== run a ==
// mul_op
module mul_op #(parameter INPUTS = 2,
		parameter OUTPUTS = 1,
		parameter DATA_IN_SIZE = 32,
		parameter DATA_OUT_SIZE = 32)
		(
		input clk,
		input rst,
		input [INPUTS * (DATA_IN_SIZE)- 1 : 0]data_in_bus,
		input [INPUTS - 1 : 0]valid_in_bus,
		output [INPUTS - 1 : 0] ready_in_bus,
		output [OUTPUTS * (DATA_OUT_SIZE) - 1 : 0]data_out_bus,
		output [OUTPUTS - 1 : 0]valid_out_bus,
		input 	[OUTPUTS - 1 : 0] ready_out_bus
);
make LEC_CHECK=0 CAP_MARGIN=35 CORE_MARGIN=2 CORE_UTILIZATION=40 CTS_CLUSTER_DIAMETER=307 CTS_CLUSTER_SIZE=46 PLACE_DENSITY_LB_ADDON=0.25 SLEW_MARGIN=20 finish   # period 8.0 ns
run.sh (not shown) runs the stock make flow with config.mk's settings and CLKGATE_MAP_FILE=.
Setup changes, run a to run b
- CELL_PAD_IN_SITES_GLOBAL_PLACEMENT newly set to 1
- CTS_CLUSTER_SIZE changed from 46 to 98
- TNS_END_PERCENT newly set to 30
==> results <==
Final critical-path setup slack: run b vs run a — no meaningful difference
Run b — worst setup slack after placement 0.015 ns higher, run a as reference
In the reports for run b and run a, the larger area growth from synthesis to final layout belongs to run b.
[compare] base=run a new=run b: core utilization went up 0.22 points.
Compared run b vs run a, and global-route usage is up in run b.
When the final numbers for run b and run a were put side by side, the non-clock buffer count turned out to be greater in run b.
In the tables for run b and run a, routing usage on met3 reads lower with run a.
Cmp run b and run a / delay of the slowest cell on the worst path / lower: run a

========
== run A ==
mul_op again, from the RTL that the note above started with.
// mul_op
module mul_op #(parameter INPUTS = 2,
		parameter OUTPUTS = 1,
		parameter DATA_IN_SIZE = 32,
		parameter DATA_OUT_SIZE = 32)
		(
		input clk,
		input rst,
		input [INPUTS * (DATA_IN_SIZE)- 1 : 0]data_in_bus,
		input [INPUTS - 1 : 0]valid_in_bus,
		output [INPUTS - 1 : 0] ready_in_bus,
		output [OUTPUTS * (DATA_OUT_SIZE) - 1 : 0]data_out_bus,
		output [OUTPUTS - 1 : 0]valid_out_bus,
		input 	[OUTPUTS - 1 : 0] ready_out_bus
);
Settings: LEC_CHECK=0, ABC_AREA=1, CAP_MARGIN=20, CELL_PAD_IN_SITES_DETAIL_PLACEMENT=1, CORE_ASPECT_RATIO=1.13, CORE_MARGIN=2, CORE_UTILIZATION=22, CTS_CLUSTER_SIZE=23, GPL_ROUTABILITY_DRIVEN=1, GPL_TIMING_DRIVEN=0, MAX_ROUTING_LAYER=met4, SLEW_MARGIN=30; clock period 7.01 ns.
What run B does differently from run A at the input level:
- clearing MAX_ROUTING_LAYER, which used to be met4
- swapping 22 for 70 in CORE_UTILIZATION
- clearing GPL_TIMING_DRIVEN, which used to be 0
- clearing ABC_AREA, which used to be 1
- clearing GPL_ROUTABILITY_DRIVEN, which used to be 1
- clearing CTS_CLUSTER_SIZE, which used to be 23
- swapping 30 for 20 in SLEW_MARGIN
- clearing CORE_ASPECT_RATIO, which used to be 1.13
- clearing CELL_PAD_IN_SITES_DETAIL_PLACEMENT, which used to be 1
- swapping 7.01 for 6.49 in the clock period (ns, I/O delays scaled along)
Notes after the runs:
Going from run A to run B, the critical path depth was found to have gone down by about 22%. Run B ends up with lower minimum clock period after layout than run A does. In run B the implementation ran to completion but is not tape-out ready, as the final checks report setup timing. Run A: PASS, flow complete, no timing, DRC or antenna violations.
Input-level comparison between run C and run B:
- TNS_END_PERCENT: unset -> 50
- CORE_UTILIZATION: 70 -> 40
- CAP_MARGIN: 20 -> 40
- the clock period (ns, I/O delays scaled along): 6.49 -> 8.0
[summary]
- Diff run B -> run C: area fraction of clock buffers and clock inverters rose 0.20 points; via count fell 1608; count of non-CTS buffers in the layout fell 181; minimum clock period after layout rose 420 ps; number of cell rows rose 32%.
- Summary of run C over run B: hold buffer count at CTS essentially unchanged; utilization of the core after routing decreased 40 points; cell area decreased 6.7%; clock skew decreased 4.1 ps.
- Between run B and run C, the flow reports total instance count after detailed placement increasing by a few percent.
- Run C: full flow OK, the timing, DRC and antenna checks passed
Changes in run D relative to run C:
- CAP_MARGIN: 40 -> 35
- CTS_CLUSTER_DIAMETER: unset -> 307
- TNS_END_PERCENT: 50 -> unset
- PLACE_DENSITY: unset -> 0.35
- CORE_UTILIZATION: 40 -> 72
- CTS_CLUSTER_SIZE: unset -> 97
Notes after the runs:
Comparing run D and run C, sum of routed wire length over all layers is lower on run C. For multi-input combinational cell area, run C and run D come out practically identical. Run D — area growth from synthesis to layout 2.6 points lower, run C as reference. Compared with run C, run D shows a transition time at the pin with the least slew margin that is 170 ps higher. Min worst stage delay on the critical path across run D and run C: run D. As of run D, routed via count had risen by a few percent compared to run C.

========
Starting RTL as in the previous note.
Settings: LEC_CHECK=0, CAP_MARGIN=20, CORE_MARGIN=2, CORE_UTILIZATION=72, PLACE_DENSITY_LB_ADDON=0.25, SLEW_MARGIN=40; clock period 6.53 ns.
The baseline ran to the end with violations: setup timing.
Change:
Settings changed: CORE_UTILIZATION 72 to 40, PLACE_DENSITY_LB_ADDON 0.25 to unset, SLEW_MARGIN 40 to 20.
Clock period 6.53 ns to 8.0 ns, I/O delays scaled along.
Now the flow ran to the end with no violations.
Die area rose by 78%.
Clock skew came out higher by 0.0033 ns.
Routed wire length drops by 22%.
Worst setup slack gains 1.2 ns.
Synthesized cell count does not change.
Core utilization drops by 42 points.
Worst hold slack improved by 0.0033 ns.
Global-route usage went down by 20 points.
Cell count climbs by 4.0%.
Change:
Settings changed: CAP_MARGIN 20 to 35, CTS_CLUSTER_DIAMETER set to 307, CTS_CLUSTER_SIZE set to 98, PLACE_DENSITY set to 0.35, TNS_END_PERCENT set to 30.
- The new run finished with timing, DRC and antenna clean
- final cell count climbs by 0.65%
- wire length is higher by 11%
- core utilization goes up by 0.43 points
- synthesized cell count does not change
- setup slack improved by 0.16 ns
- register-to-register slack is better by 0.16 ns
- via count barely changes
Change:
Settings changed: CORE_ASPECT_RATIO set to 0.5, CORE_MARGIN 2 to 10, PLACE_DENSITY 0.35 to unset, PLACE_DENSITY_LB_ADDON set to 0.25, TNS_END_PERCENT 30 to unset.
The new run produced a clean layout.
Clock-buffer cell count does not change.
Core utilization goes up by 0.40 points.
Register-to-register slack gets worse by 0.13 ns.
